==> inputs of v25 <==
==> flow/design.v <==
module tb_dp #(
    parameter BHT_ENTERIES    = 128,
    parameter BTB_ENTERIES    = 32,
    parameter INSTR_SIZE_BYTE = 4
) 
(
    clk,
    rst_n,
    in_fetch_pc,
    in_fetch_nop,
    in_exe_pc,
    in_exe_nop,
    in_exe_branch_taken,
    in_exe_branch_offset,
    out_pc_offset,
    out_fetch_branch_taken
);
input clk;
input rst_n;
input in_fetch_nop;
input [INSTR_SIZE_BYTE*8-1 :0] in_fetch_pc;
input in_exe_nop;
input [INSTR_SIZE_BYTE*8-1 :0] in_exe_pc;
input in_exe_branch_taken;
input [INSTR_SIZE_BYTE*8-1 :0] in_exe_branch_offset;
output [INSTR_SIZE_BYTE*8-1 :0] out_pc_offset;
output out_fetch_branch_taken;
reg [1:0] bht_entry [0:BHT_ENTERIES-1];
reg [INSTR_SIZE_BYTE*8-1 :0] btb_entry [0:BTB_ENTERIES-1];
reg [24:0] btb_tag [0:BTB_ENTERIES-1];
assign out_pc_offset = btb_entry[in_fetch_pc[6:2]];
assign out_fetch_branch_taken = bht_entry[in_fetch_pc[8:2]][1]&&(btb_tag[in_fetch_pc[6:2]]==in_fetch_pc[31:7]);
always@(posedge clk or negedge rst_n) begin
    if(rst_n) begin
        if(!in_exe_nop) begin
            if(in_exe_branch_taken) begin
                bht_entry[in_exe_pc[8:2]]  <= (bht_entry[in_exe_pc[8:2]]==2'b11) ? bht_entry[in_exe_pc[8:2]] : bht_entry[in_exe_pc[8:2]] + 1'b1   ;
                btb_entry[in_exe_pc[6:2]]  <=  in_exe_branch_offset;
                btb_tag[in_exe_pc[6:2]]    <=  in_exe_pc[31:7];
            end
            else if(!in_exe_branch_taken) begin
                bht_entry[in_exe_pc[8:2]]  <= (bht_entry[in_exe_pc[8:2]]==2'b00) ? bht_entry[in_exe_pc[8:2]] : bht_entry[in_exe_pc[8:2]] - 1'b1   ;
            end
        end
    end
    else if(!rst_n) begin
        bht_entry[0]  <=   0 ;bht_entry[1]  <=   0 ;bht_entry[2]  <=   0 ;bht_entry[3]  <=   0 ;bht_entry[4]  <=   0 ;bht_entry[5]  <=   0 ;bht_entry[6]  <=   0 ;bht_entry[7]  <=   0 ;bht_entry[8]  <=   0 ;bht_entry[9]  <=   0 ;
        bht_entry[10]  <=   0 ;bht_entry[11]  <=   0 ;bht_entry[12]  <=   0 ;bht_entry[13]  <=   0 ;bht_entry[14]  <=   0 ;bht_entry[15]  <=   0 ;bht_entry[16]  <=   0 ;bht_entry[17]  <=   0 ;bht_entry[18]  <=   0 ;bht_entry[19]  <=   0 ;
        bht_entry[20]  <=   0 ;bht_entry[21]  <=   0 ;bht_entry[22]  <=   0 ;bht_entry[23]  <=   0 ;bht_entry[24]  <=   0 ;bht_entry[25]  <=   0 ;bht_entry[26]  <=   0 ;bht_entry[27]  <=   0 ;bht_entry[28]  <=   0 ;bht_entry[29]  <=   0 ;
        bht_entry[30]  <=   0 ;bht_entry[31]  <=   0 ;bht_entry[32]  <=   0 ;bht_entry[33]  <=   0 ;bht_entry[34]  <=   0 ;bht_entry[35]  <=   0 ;bht_entry[36]  <=   0 ;bht_entry[37]  <=   0 ;bht_entry[38]  <=   0 ;bht_entry[39]  <=   0 ;
        bht_entry[40]  <=   0 ;bht_entry[41]  <=   0 ;bht_entry[42]  <=   0 ;bht_entry[43]  <=   0 ;bht_entry[44]  <=   0 ;bht_entry[45]  <=   0 ;bht_entry[46]  <=   0 ;bht_entry[47]  <=   0 ;bht_entry[48]  <=   0 ;bht_entry[49]  <=   0 ;
        bht_entry[50]  <=   0 ;bht_entry[51]  <=   0 ;bht_entry[52]  <=   0 ;bht_entry[53]  <=   0 ;bht_entry[54]  <=   0 ;bht_entry[55]  <=   0 ;bht_entry[56]  <=   0 ;bht_entry[57]  <=   0 ;bht_entry[58]  <=   0 ;bht_entry[59]  <=   0 ;
        bht_entry[60]  <=   0 ;bht_entry[61]  <=   0 ;bht_entry[62]  <=   0 ;bht_entry[63]  <=   0 ;bht_entry[64]  <=   0 ;bht_entry[65]  <=   0 ;bht_entry[66]  <=   0 ;bht_entry[67]  <=   0 ;bht_entry[68]  <=   0 ;bht_entry[69]  <=   0 ;
        bht_entry[70]  <=   0 ;bht_entry[71]  <=   0 ;bht_entry[72]  <=   0 ;bht_entry[73]  <=   0 ;bht_entry[74]  <=   0 ;bht_entry[75]  <=   0 ;bht_entry[76]  <=   0 ;bht_entry[77]  <=   0 ;bht_entry[78]  <=   0 ;bht_entry[79]  <=   0 ;
        bht_entry[80]  <=   0 ;bht_entry[81]  <=   0 ;bht_entry[82]  <=   0 ;bht_entry[83]  <=   0 ;bht_entry[84]  <=   0 ;bht_entry[85]  <=   0 ;bht_entry[86]  <=   0 ;bht_entry[87]  <=   0 ;bht_entry[88]  <=   0 ;bht_entry[89]  <=   0 ;
        bht_entry[90]  <=   0 ;bht_entry[91]  <=   0 ;bht_entry[92]  <=   0 ;bht_entry[93]  <=   0 ;bht_entry[94]  <=   0 ;bht_entry[95]  <=   0 ;bht_entry[96]  <=   0 ;bht_entry[97]  <=   0 ;bht_entry[98]  <=   0 ;bht_entry[99]  <=   0 ;
        bht_entry[100]  <=   0 ;bht_entry[101]  <=   0 ;bht_entry[102]  <=   0 ;bht_entry[103]  <=   0 ;bht_entry[104]  <=   0 ;bht_entry[105]  <=   0 ;bht_entry[106]  <=   0 ;bht_entry[107]  <=   0 ;bht_entry[108]  <=   0 ;bht_entry[109]  <=   0 ;
        bht_entry[110]  <=   0 ;bht_entry[111]  <=   0 ;bht_entry[112]  <=   0 ;bht_entry[113]  <=   0 ;bht_entry[114]  <=   0 ;bht_entry[115]  <=   0 ;bht_entry[116]  <=   0 ;bht_entry[117]  <=   0 ;bht_entry[118]  <=   0 ;bht_entry[119]  <=   0 ;
        bht_entry[120]  <=   0 ;bht_entry[121]  <=   0 ;bht_entry[122]  <=   0 ;bht_entry[123]  <=   0 ;bht_entry[124]  <=   0 ;bht_entry[125]  <=   0 ;bht_entry[126]  <=   0 ;bht_entry[127]  <=   0 ;
        btb_entry[0]  <=   0;
        btb_tag[0]    <=   0;
        btb_entry[1]  <=   0;
        btb_tag[1]    <=   0;
        btb_entry[2]  <=   0;
        btb_tag[2]    <=   0;
        btb_entry[3]  <=   0;
        btb_tag[3]    <=   0;
        btb_entry[4]  <=   0;
        btb_tag[4]    <=   0;
        btb_entry[5]  <=   0;
        btb_tag[5]    <=   0;
        btb_entry[6]  <=   0;
        btb_tag[6]    <=   0;
        btb_entry[7]  <=   0;
        btb_tag[7]    <=   0;
        btb_entry[8]  <=   0;
        btb_tag[8]    <=   0;
        btb_entry[9]  <=   0;
        btb_tag[9]    <=   0;
        btb_entry[10]  <=   0;
        btb_tag[10]    <=   0;
        btb_entry[11]  <=   0;
        btb_tag[11]    <=   0;
        btb_entry[12]  <=   0;
        btb_tag[12]    <=   0;
        btb_entry[13]  <=   0;
        btb_tag[13]    <=   0;
        btb_entry[14]  <=   0;
        btb_tag[14]    <=   0;
        btb_entry[15]  <=   0;
        btb_tag[15]    <=   0;
        btb_entry[16]  <=   0;
        btb_tag[16]    <=   0;
        btb_entry[17]  <=   0;
        btb_tag[17]    <=   0;
        btb_entry[18]  <=   0;
        btb_tag[18]    <=   0;
        btb_entry[19]  <=   0;
        btb_tag[19]    <=   0;
        btb_entry[20]  <=   0;
        btb_tag[20]    <=   0;
        btb_entry[21]  <=   0;
        btb_tag[21]    <=   0;
        btb_entry[22]  <=   0;
        btb_tag[22]    <=   0;
        btb_entry[23]  <=   0;
        btb_tag[23]    <=   0;
        btb_entry[24]  <=   0;
        btb_tag[24]    <=   0;
        btb_entry[25]  <=   0;
        btb_tag[25]    <=   0;
        btb_entry[26]  <=   0;
        btb_tag[26]    <=   0;
        btb_entry[27]  <=   0;
        btb_tag[27]    <=   0;
        btb_entry[28]  <=   0;
        btb_tag[28]    <=   0;
        btb_entry[29]  <=   0;
        btb_tag[29]    <=   0;
        btb_entry[30]  <=   0;
        btb_tag[30]    <=   0;
        btb_entry[31]  <=   0;
        btb_tag[31]    <=   0;
    end
end
endmodule
==> flow/run.sh <==
#!/bin/bash
# the make line also repeats each setting of config.mk as NAME=value (left out here)
make -C /OpenROAD-flow-scripts/flow DESIGN_CONFIG=/design/flow/config.mk WORK_HOME=/design/flow/orfs CLKGATE_MAP_FILE= finish
==> flow/config.mk <==
export PLATFORM = sky130hd
export DESIGN_NAME = tb_dp
export DESIGN_NICKNAME = tb_dp
export VERILOG_FILES = /design/flow/design.v
export SDC_FILE = /design/flow/constraint.sdc
export NUM_CORES = 4
export LEC_CHECK = 0
export CAP_MARGIN = 5
export CORE_MARGIN = 2
export CORE_UTILIZATION = 72
export CTS_CLUSTER_SIZE = 14
export SETUP_SLACK_MARGIN = -0.17
export SLEW_MARGIN = 20
==> flow/constraint.sdc <==
create_clock -name core_clock -period 5.4 [get_ports {clk}]
set_input_delay 1.0800 -clock core_clock [delete_from_list [all_inputs] [get_ports {clk}]]
set_output_delay 1.0800 -clock core_clock [all_outputs]
set_load 0.01 [all_outputs]
==> v24: changes against v25 <==
Settings changed: CAP_MARGIN 5 to 20, CTS_CLUSTER_DIAMETER set to 28, CTS_CLUSTER_SIZE 14 to 41, HOLD_SLACK_MARGIN set to -0.09, SETUP_SLACK_MARGIN -0.17 to 0.67.
==> flow/constraint.sdc (replaced) <==
create_clock -name core_clock -period 2.75 [get_ports {clk}]
set_input_delay 0.5500 -clock core_clock [delete_from_list [all_inputs] [get_ports {clk}]]
set_output_delay 0.5500 -clock core_clock [all_outputs]
set_load 0.01 [all_outputs]
==> v38: changes against v25 <==
Settings changed: CAP_MARGIN 5 to 35, CORE_ASPECT_RATIO set to 0.71, CTS_CLUSTER_DIAMETER set to 211, PLACE_DENSITY set to 0.64, SETUP_SLACK_MARGIN -0.17 to 0.45.
==> flow/constraint.sdc (replaced) <==
create_clock -name core_clock -period 5.31 [get_ports {clk}]
set_input_delay 1.0620 -clock core_clock [delete_from_list [all_inputs] [get_ports {clk}]]
set_output_delay 1.0620 -clock core_clock [all_outputs]
set_load 0.01 [all_outputs]
==> comparison table <==
| quantity | v24 | v25 | v38 |
|---|---|---|---|
| Post-route DRC | - | 0 | 0 |
| Reg2Reg Setup Slack | - | 1810 ps | 1890 ps |
| Result of the run | did not finish | failed layout checks | failed layout checks |
| Stage where the flow stopped | 4_1_cts | - | - |
| Layout check failures | - | negative setup slack | negative setup slack |
| Clk cell area share | - | 6.242% | 4.102% |
| Fin worst setup slack | - | -361.0 ps | -335.0 ps |
| Cell type of the slowest stage on the worst timing path | - | sky130_fd_sc_hd__nor4_1 | sky130_fd_sc_hd__or3b_1 |
| Post-placement worst setup slack | -2630 ps | -1750 ps | -1723 ps |
| Signal arrival time at the worst endpoint | - | 4680 ps | 4580 ps |
| Switching power share of the total | - | 26.04% | 26.92% |
| Number of buffers inserted by hold repair at cts | - | 0 | 0 |
| Die height | 363.6 um | 363.6 um | 307.0 um |
| Number of H-tree levels | - | 4 | 4 |
| Critical Path Source | - | in_fetch_pc[5] | in_fetch_pc[4] |
| Cell leakage power | - | 51.05 nW | 50.59 nW |
| Number of diodes added for antenna fixing | - | 8 | 13 |
| Setup Total Neg Slack | - | -368.0 ps | -335.0 ps |
| Cell internal power dissipation | - | 27.84 mW | 25.60 mW |
| First-pass GRT wire length | - | 518900 um | 522400 um |
| Core Util, Final | - | 84.67% | 83.35% |
| Clock root buffer | - | sky130_fd_sc_hd__clkbuf_16 | sky130_fd_sc_hd__clkbuf_16 |
| Last element of the critical path | - | out_fetch_branch_taken | out_fetch_branch_taken |
| Area occupied by multi-input gates | - | 39420 um^2 | 39480 um^2 |
| Top class by area | - | sequential cells | sequential cells |
| Sw power | - | 9.801 mW | 9.432 mW |
Power figures rest on the tool's default switching activity, not on a simulated workload.
